Design cordic_oscillator, start of the top module:
module cordic_oscillator #(
    parameter SFIXED_WIDTH = 32,            
    parameter CORDIC_WIDTH = 16,            
    parameter SFIXED_TWO_PI = 32'h6487ED51,          
    parameter SFIXED_ZERO   = 32'd0,
    parameter CORDIC_GAIN   = 16'h26DD           
	 )(
    input  wire                      clk,
    input  wire                      rst,
    input  wire                      ce,
    input  wire signed [SFIXED_WIDTH-1:0] tuning_word,
    output wire signed [CORDIC_WIDTH-1:0] sin_out,
    output wire signed [CORDIC_WIDTH-1:0] cos_out,
    output wire                      valid_out
);
clock: 3.33 ns
lec_check: 0
cap_margin: 20
core_margin: 2
core_utilization: 70
cts_cluster_size: 36
setup_slack_margin: -0.33
slew_margin: 20
run.sh (not shown) runs the stock make flow with config.mk's settings and CLKGATE_MAP_FILE=.
The first run aborted during global routing.
Then changed:
CTS_CLUSTER_DIAMETER = 53   (was default)
CTS_CLUSTER_SIZE = 44   (was 36)
SETUP_SLACK_MARGIN = 0.99   (was -0.33)
clock period = 3.42 ns   (was 3.33 ns; I/O delays follow)
After rerunning: The changed run failed in global routing; die size does not change; area after synthesis stays the same; synthesized cell count stays the same.
Then changed:
CTS_CLUSTER_DIAMETER = default   (was 53)
CTS_CLUSTER_SIZE = 36   (was 44)
SETUP_SLACK_MARGIN = -0.27   (was 0.99)
clock period = 3.47 ns   (was 3.42 ns; I/O delays follow)
Effect:
- This time the run completed and failed the layout checks on negative setup slack
- synthesized area stays the same
- die size does not change
- synthesized cell count does not change
Then changed:
CORE_UTILIZATION = 26   (was 70)
CTS_CLUSTER_SIZE = default   (was 36)
SETUP_SLACK_MARGIN = default   (was -0.27)
clock period = 6.56 ns   (was 3.47 ns; I/O delays follow)
Effect: With this change the flow produced a clean layout. Wire length drops by 32%. Global-route usage decreases by 28 points. Sequential cell count does not change. Worst setup slack improved by 1.6 ns.


The RTL this note starts from:
==> flow/design.v <==
module cordic_pipelined #(
    parameter MODE                    = 0,      
    parameter STAGES                  = 16,
    parameter CORDIC_WIDTH            = 16,
    parameter CORDIC_INTERNAL_WIDTH   = 20,
    parameter SFIXED_ZERO             = 32'd0,
    parameter SFIXED_PI               = 32'h3243F6A8,
    parameter SFIXED_PI_OVER_2        = 32'h1921FB54,
    parameter SFIXED_TWO_PI           = 32'h6487ED51
)(
    input  wire                                clk,
    input  wire                                rst,
    input  wire                                valid_in,
    input  wire  signed [CORDIC_WIDTH-1:0]      x_in,
    input  wire  signed [CORDIC_WIDTH-1:0]      y_in,
    input  wire  signed [CORDIC_INTERNAL_WIDTH-1:0] z_in,
    output reg                                 valid_out,
    output wire signed [CORDIC_WIDTH-1:0]      x_out,
    output wire signed [CORDIC_WIDTH-1:0]      y_out,
    output wire signed [CORDIC_WIDTH-1:0]      z_out
);
    wire signed [31:0] ANGLES [0:31];
    assign ANGLES[0]  = 32'h0000C90F;
    assign ANGLES[1]  = 32'h000076B1;
    assign ANGLES[2]  = 32'h00003EB6;
    assign ANGLES[3]  = 32'h00001FD5;
    assign ANGLES[4]  = 32'h00000FFA;
	 assign ANGLES[5]  = 32'h000007FF;
    assign ANGLES[6]  = 32'h000003FF;
    assign ANGLES[7]  = 32'h000001FF;
    assign ANGLES[8]  = 32'h000000FF;
    assign ANGLES[9]  = 32'h0000007F;
    assign ANGLES[10] = 32'h0000003F;
    assign ANGLES[11] = 32'h0000001F;
	  assign ANGLES[12] = 32'h0000000F;
    assign ANGLES[13] = 32'h00000007;
    assign ANGLES[14] = 32'h00000003;
    assign ANGLES[15] = 32'h00000001;
    assign ANGLES[16] = 32'h00000000;
    assign ANGLES[17] = 32'h00000000;
    assign ANGLES[18] = 32'h00000000;
	  assign ANGLES[19] = 32'h00000000;
    assign ANGLES[20] = 32'h00000000;
    assign ANGLES[21] = 32'h00000000;
    assign ANGLES[22] = 32'h00000000;
    assign ANGLES[23] = 32'h00000000;
    assign ANGLES[24] = 32'h00000000;
    assign ANGLES[25] = 32'h00000000;
    assign ANGLES[26] = 32'h00000000;
    assign ANGLES[27] = 32'h00000000;
	  assign ANGLES[28] = 32'h00000000;
    assign ANGLES[29] = 32'h00000000;
    assign ANGLES[30] = 32'h00000000;
    assign ANGLES[31] = 32'h00000000;
	  reg signed [CORDIC_INTERNAL_WIDTH-1:0] x_pipe [0:STAGES];
    reg signed [CORDIC_INTERNAL_WIDTH-1:0] y_pipe [0:STAGES];
    reg signed [CORDIC_INTERNAL_WIDTH-1:0] z_pipe [0:STAGES];
    reg [1:0]  quadrant_stages [0:STAGES];
    reg        valid_pipe      [0:STAGES];
    reg signed [CORDIC_INTERNAL_WIDTH-1:0] x_corrected,y_corrected,z_wrapped;
    localparam [31:0] PI_SH         = SFIXED_PI        >> 12;
    localparam [31:0] PI_OVER_2_SH  = SFIXED_PI_OVER_2 >> 12;
    localparam [31:0] TWO_PI_SH     = SFIXED_TWO_PI    >> 12;
    localparam signed [CORDIC_INTERNAL_WIDTH-1:0] Z_ZERO      = 0;
    localparam signed [CORDIC_INTERNAL_WIDTH-1:0] Z_PI        = PI_SH[CORDIC_INTERNAL_WIDTH-1:0];
    localparam signed [CORDIC_INTERNAL_WIDTH-1:0] Z_PI_OVER_2 = PI_OVER_2_SH[CORDIC_INTERNAL_WIDTH-1:0];
    localparam signed [CORDIC_INTERNAL_WIDTH-1:0] Z_TWO_PI    = TWO_PI_SH[CORDIC_INTERNAL_WIDTH-1:0];
    always @(posedge clk) begin
      if (rst) begin
         x_pipe[0] <= 0; y_pipe[0] <= 0; z_pipe[0] <= 0;
         quadrant_stages[0] <= 2'b00;
         valid_pipe[0] <= 0;
      end else begin
         z_wrapped = z_in;
         if (z_wrapped >  Z_PI)   z_wrapped =  z_wrapped-Z_TWO_PI;
         else if (z_wrapped <= -Z_PI) z_wrapped =  z_wrapped+Z_TWO_PI;
         if((z_wrapped>=Z_ZERO)&&(z_wrapped<=Z_PI_OVER_2)) begin
            quadrant_stages[0]<=2'b00;  z_pipe[0]<=z_wrapped;
         end
			else if((z_wrapped>Z_PI_OVER_2)&&((z_wrapped<=Z_PI)||(z_wrapped>= -Z_PI_OVER_2))) begin
            quadrant_stages[0]<=2'b01;  z_pipe[0]<=Z_PI-z_wrapped;
         end
         else if((z_wrapped<Z_ZERO)&&(z_wrapped>=-Z_PI_OVER_2)) begin
            quadrant_stages[0]<=2'b11;  z_pipe[0]<= -z_wrapped;
         end
			else begin
            quadrant_stages[0]<=2'b10;  z_pipe[0]<= -(Z_PI+z_wrapped);
         end
         x_pipe[0] <= {{(CORDIC_INTERNAL_WIDTH-CORDIC_WIDTH){x_in[CORDIC_WIDTH-1]}},x_in};
         y_pipe[0] <= {{(CORDIC_INTERNAL_WIDTH-CORDIC_WIDTH){y_in[CORDIC_WIDTH-1]}},y_in};
         valid_pipe[0] <= valid_in;
      end
   end
   genvar i;
   generate
      for (i=0; i<STAGES; i=i+1) begin : STAGES_GEN
         reg signed [CORDIC_INTERNAL_WIDTH-1:0] angle, dx, dy;
         reg sigma;
         always @(posedge clk) begin
           angle = ANGLES[i];
           sigma = (MODE==0) ? z_pipe[i][CORDIC_INTERNAL_WIDTH-1] : y_pipe[i][CORDIC_INTERNAL_WIDTH-1];
            dx    = (y_pipe[i] >>> i);
            dy    = (x_pipe[i] >>> i);
            if (sigma==0) begin
               x_pipe[i+1] <= x_pipe[i] - dx;
               y_pipe[i+1] <= y_pipe[i] + dy;
               z_pipe[i+1] <= z_pipe[i] - angle;
            end else begin
              x_pipe[i+1] <= x_pipe[i] + dx;
               y_pipe[i+1] <= y_pipe[i] - dy;
               z_pipe[i+1] <= z_pipe[i] + angle;
            end
            valid_pipe[i+1]      <= rst ? 1'b0 : valid_pipe[i];
            quadrant_stages[i+1] <= quadrant_stages[i];
         end
      end
   endgenerate
	 always @(posedge clk) begin
      case(quadrant_stages[STAGES])
         2'b00:  begin x_corrected <=  x_pipe[STAGES]; y_corrected <= y_pipe[STAGES]; end
         2'b11:  begin x_corrected <=  x_pipe[STAGES]; y_corrected <= -y_pipe[STAGES];end
         default:begin x_corrected <= -x_pipe[STAGES]; y_corrected <=  y_pipe[STAGES];end
      endcase
      valid_out <= rst ? 1'b0 : valid_pipe[STAGES];
   end
   assign x_out = x_corrected[CORDIC_WIDTH-1:0];
   assign y_out = y_corrected[CORDIC_WIDTH-1:0];
   assign z_out = z_pipe[STAGES][CORDIC_WIDTH-1:0];
endmodule
module cordic_oscillator #(
    parameter SFIXED_WIDTH = 32,            
    parameter CORDIC_WIDTH = 16,            
    parameter SFIXED_TWO_PI = 32'h6487ED51,          
    parameter SFIXED_ZERO   = 32'd0,
    parameter CORDIC_GAIN   = 16'h26DD           
	 )(
    input  wire                      clk,
    input  wire                      rst,
    input  wire                      ce,
    input  wire signed [SFIXED_WIDTH-1:0] tuning_word,
    output wire signed [CORDIC_WIDTH-1:0] sin_out,
    output wire signed [CORDIC_WIDTH-1:0] cos_out,
    output wire                      valid_out
);
    reg signed [SFIXED_WIDTH-1:0] phase_acc;
    reg signed [SFIXED_WIDTH-1:0] next_phase;
    localparam signed [SFIXED_WIDTH-1:0] TWO_PI_S = SFIXED_TWO_PI;
    always @(posedge clk) begin
        if (rst) begin
            phase_acc <= {SFIXED_WIDTH{1'b0}};
        end
		  else if (ce) begin
            next_phase = phase_acc + tuning_word;
            if (next_phase >= TWO_PI_S)
                phase_acc <= next_phase - TWO_PI_S;
            else if (next_phase < 0)
                phase_acc <= next_phase + TWO_PI_S;
            else
                phase_acc <= next_phase;
        end
    end
    wire signed [CORDIC_WIDTH-1:0] x_fixed  = CORDIC_GAIN;   
    wire signed [CORDIC_WIDTH-1:0] y_fixed  = {CORDIC_WIDTH{1'b0}};
    wire signed [CORDIC_WIDTH-1:0] x_out;
    wire signed [CORDIC_WIDTH-1:0] y_out;
    wire        valid_pipe;
	 cordic_pipelined cordic_inst (
        .clk       (clk),
        .rst       (rst),
        .x_in      (x_fixed),
        .y_in      (y_fixed),
        .z_in      (phase_acc[31:12]),
        .x_out     (x_out),
        .y_out     (y_out),
        .z_out     (),           
        .valid_in  (1'b1),
        .valid_out (valid_pipe)
    );
    assign sin_out   = y_out;
    assign cos_out   = x_out;
    assign valid_out = valid_pipe;
endmodule
clock: 3.46 ns
lec_check: 0
abc_area: 1
cap_margin: 20
cell_pad_in_sites_detail_placement: 2
cell_pad_in_sites_global_placement: 3
core_margin: 2
core_utilization: 49
gpl_routability_driven: 0
gpl_timing_driven: 1
hold_slack_margin: -0.02
slew_margin: 25
tns_end_percent: 95
The first run ended with an error in 3_1_place_gp_skip_io, error GPL-0301.
Edit:
ABC_AREA = not set   (was 1)
CELL_PAD_IN_SITES_DETAIL_PLACEMENT = not set   (was 2)
CELL_PAD_IN_SITES_GLOBAL_PLACEMENT = not set   (was 3)
CORE_UTILIZATION = 65   (was 49)
GPL_ROUTABILITY_DRIVEN = not set   (was 0)
GPL_TIMING_DRIVEN = not set   (was 1)
HOLD_SLACK_MARGIN = not set   (was -0.02)
SLEW_MARGIN = 20   (was 25)
TNS_END_PERCENT = not set   (was 95)
clock period = 5.08 ns   (was 3.46 ns; I/O delays follow)
Effect:
- The changed run went through all stages and came out clean
- die size is lower by a quarter to a third
- synthesized area is lower by a few percent
- synthesized cell count came out lower by about a fifth
Edit:
CORE_UTILIZATION = 72   (was 65)
PLACE_DENSITY_LB_ADDON = 0.23   (was not set)
SETUP_SLACK_MARGIN = 1.49   (was not set)
clock period = 5.14 ns   (was 5.08 ns; I/O delays follow)
Outcome: Via count went up by 21%; setup slack improved by 100 ps; wire length went up by 47%; area after synthesis is unchanged; cell count went up by 3.3%; design area went up by 11%; worst hold slack got worse by 21 ps; sequential cell count does not change; non-clock buffer count went up by 445.
